==> flow/design.v (excerpt) <==
module main(clk, buttons, init_cells, leds, rgb, cols, rows);
For scale: ~1100 cells after synthesis, ~80 flip-flops, ~88 I/O pins, about 0.012 mm^2 of cells after synthesis.
Settings: LEC_CHECK=0, CAP_MARGIN=20, CORE_MARGIN=2, CORE_UTILIZATION=72, CTS_CLUSTER_SIZE=41, PLACE_DENSITY_LB_ADDON=0.26, SETUP_SLACK_MARGIN=0.46, SLEW_MARGIN=20; clock period 3.28 ns.
run.sh (not shown) runs the stock make flow with config.mk's settings and CLKGATE_MAP_FILE=.
The baseline never finished: it broke off in global routing (5_1_grt).
Then changed:
--- a/flow/config.mk
+++ b/flow/config.mk
@@ -9,6 +9,4 @@
 export CORE_MARGIN = 2
-export CORE_UTILIZATION = 72
-export CTS_CLUSTER_SIZE = 41
-export PLACE_DENSITY_LB_ADDON = 0.26
-export SETUP_SLACK_MARGIN = 0.46
+export CORE_UTILIZATION = 65
+export PLACE_DENSITY = 0.6
 export SLEW_MARGIN = 20
==> flow/constraint.sdc (replaced) <==
create_clock -name core_clock -period 4.52 [get_ports {clk}]
set_input_delay 0.9040 -clock core_clock [delete_from_list [all_inputs] [get_ports {clk}]]
set_output_delay 0.9040 -clock core_clock [all_outputs]
set_load 0.01 [all_outputs]
Result: Now the flow ran to the end with no violations; synthesized cell count is unchanged; area after synthesis stays the same; die area came out higher by 10%.

---

willow:
main again, from the RTL that the note above started with.
export LEC_CHECK = 0
export ABC_AREA = 1
export CAP_MARGIN = 20
export CORE_MARGIN = 2
export CORE_UTILIZATION = 72
export CTS_CLUSTER_DIAMETER = 104
export CTS_CLUSTER_SIZE = 73
export PLACE_DENSITY_LB_ADDON = 0.21
export SLEW_MARGIN = 20
create_clock -name core_clock -period 2.94 [get_ports {clk}]
willow: PASS, flow complete, no timing, DRC or antenna violations
What indigo does differently from willow at the input level:
- PLACE_DENSITY newly set to 0.6
- CORE_UTILIZATION changed from 72 to 40
- CTS_CLUSTER_SIZE removed (was 73)
- CTS_CLUSTER_DIAMETER removed (was 104)
- PLACE_DENSITY_LB_ADDON removed (was 0.21)
- the clock period (ns, I/O delays scaled along) changed from 2.94 to 7.65
- indigo -> willow: post-synth design cell area delta 0, exact match
- Growth of design area from synthesis to finish in indigo is 1.9 points lower than in willow
- Fraction of area in multi-input gates (higher): indigo
- Comparing final worst hold slack for willow and indigo, the smaller number came from willow.
- Source of the critical timing path = cells_x[6].cells_y[3].genblk1.CELL.state_q: willow; source of the critical timing path = buttons[0]: indigo
- Fraction of the cycle the final worst path needs: indigo < willow
- On via count: indigo sits below willow.
- indigo: final area lower than willow
- indigo vs willow on total number of cells along the worst setup path: indigo is the lower one.
diff inputs: indigo => garnet
- ABC_AREA no longer set, was 1
- CORE_UTILIZATION now 72, was 40
- CTS_CLUSTER_DIAMETER now 104, previously not set
- the clock period (ns, I/O delays scaled along) now 2.94, was 7.65
Findings:
From the logs: garnet reached the end of the flow and failed the layout checks with setup timing. Sort garnet and indigo by non-filler instance count after layout, ascending, and garnet comes first. Compared with indigo, garnet shows growth of design area from synthesis to finish higher by 14 points. Arithmetic-cell share of the synthesized area counting full adders, half adders and majority gates on garnet is down relative to indigo. Clock transition at the registers of the reported paths: garnet vs indigo — no meaningful difference. When garnet is measured against indigo, its sum of net half-perimeters after detailed placement turns out 2.2 mm higher.

--- another note on this design; it stands on its own ---

Design main, start of the top module:
module main(clk, buttons, init_cells, leds, rgb, cols, rows);
Size in the first run: ~1100 cells after synthesis, roughly 80 flip-flops, about 88 I/O pins.
Settings: LEC_CHECK=0, CAP_MARGIN=20, CELL_PAD_IN_SITES_GLOBAL_PLACEMENT=3, CORE_MARGIN=2, CORE_UTILIZATION=40, CTS_CLUSTER_DIAMETER=284, CTS_CLUSTER_SIZE=98, PLACE_DENSITY=0.6, SLEW_MARGIN=20; clock period 7.0 ns.
run.sh (not shown) runs the stock make flow with config.mk's settings and CLKGATE_MAP_FILE=.
The baseline completed without violations.
Rerun with:
CELL_PAD_IN_SITES_GLOBAL_PLACEMENT = not set   (was 3)
CORE_ASPECT_RATIO = 1.19   (was not set)
CORE_MARGIN = 4   (was 2)
CTS_CLUSTER_DIAMETER = not set   (was 284)
CTS_CLUSTER_SIZE = not set   (was 98)
PLACE_DENSITY = not set   (was 0.6)
Result: Worst hold slack gets better by 0.0043 ns; via count is higher by 1.5%; core utilization is higher by 0.37 points; setup slack gets better by 0.036 ns; design area barely changes; wire length is lower by 5.1%.


== P ==
Starting RTL as in the previous note.
// main
module main(clk, buttons, init_cells, leds, rgb, cols, rows);
parameter game_divider = 8;  
parameter display_divider = 2;  
parameter N = 8;  
parameter M = N + 2;  
initial if (N < 3) $error("N has to be >= 3 to make for interesting patterns.");
initial if (M !== (N+2)) $error("M must N+2=%d, not %d", N+2,M);  
input wire clk;
input wire [1:0] buttons;
logic rst; always_comb rst = buttons[0];  
input wire [N*N-1:0] init_cells;  
output logic [1:0] leds;
output logic [2:0] rgb;
output wire [N-1:0] cols;
output wire [N-1:0] rows;
logic [game_divider:0] game_counter;
logic [display_divider:0] display_counter;
logic rst_game; always_comb rst_game = buttons[0] | buttons[1];
logic step_game;
logic [$clog2(N):0] x;
wire [M*M-1:0] bordered_cells_q;  
wire [M*M-1:0] bordered_cells_d; 
logic [M*M-1:0] bordered_cells_0;  
logic [N*N-1:0] cells_q;  
logic [N*N-1:0] cells_0;  
always_comb begin : io_logic 
    leds[0] = buttons[0] ^ buttons[1];
    leds[1] = buttons[0] & buttons[1];
    rgb[0] = ~( buttons[0] & ~buttons[1]);
    rgb[1] = ~(~buttons[0] &  buttons[1]);
    rgb[2] = ~( buttons[0] &  buttons[1]);
end
led_array_driver #(.ROWS(N), .COLS(N), .N(N)) LED_DRIVER (
  .ena(1'b1),
  .cells(cells_q),
  .x(x),
  .rows(rows[N-1:0]),
  .cols(cols[N-1:0])
);
generate
  genvar r;
  for (r = 0; r < M; r = r + 1) begin : init_rows
    if ((r == 0) || (r == M-1)) begin : border_row
      always_comb bordered_cells_0[M*(r+1)-1:M*r] = 0;
    end else begin : inner_row
  ...
clock: 5.7 ns
lec_check: 0
abc_area: 1
cap_margin: 20
core_margin: 2
core_utilization: 72
cts_cluster_diameter: 92
cts_cluster_size: 13
place_density_lb_addon: 0.27
setup_slack_margin: -0.01
slew_margin: 20
The flow did not stop early for P: all stages ran, and the layout cleared the timing, design-rule and antenna checks.
Modified inputs, R compared to P
- removing CTS_CLUSTER_DIAMETER (formerly 92)
- removing ABC_AREA (formerly 1)
- changing CORE_UTILIZATION from 72 to 64
- removing SETUP_SLACK_MARGIN (formerly -0.01)
- removing PLACE_DENSITY_LB_ADDON (formerly 0.27)
- removing CTS_CLUSTER_SIZE (formerly 13)
- changing the clock period (ns, I/O delays scaled along) from 5.7 to 5.42
==> results <==
- For R, the beginning of the critical path was buttons[0], unlike P, where it was x[0].
- Critical path's slowest cell = sky130_fd_sc_hd__clkdlybuf4s50_1: R; critical path's slowest cell = sky130_fd_sc_hd__dfxtp_1: P
- In R, area added between synthesis and finish is higher than in P.
- Diff P -> R: required time at the worst-slack endpoint dropped 0.22 ns; sequential share of layout area went down; sum of met2 wire segment lengths after detailed routing lost about 10%.
- Of the two values seen for endpoint of the most critical setup path, rows[4] was produced by P and leds[0] by R.
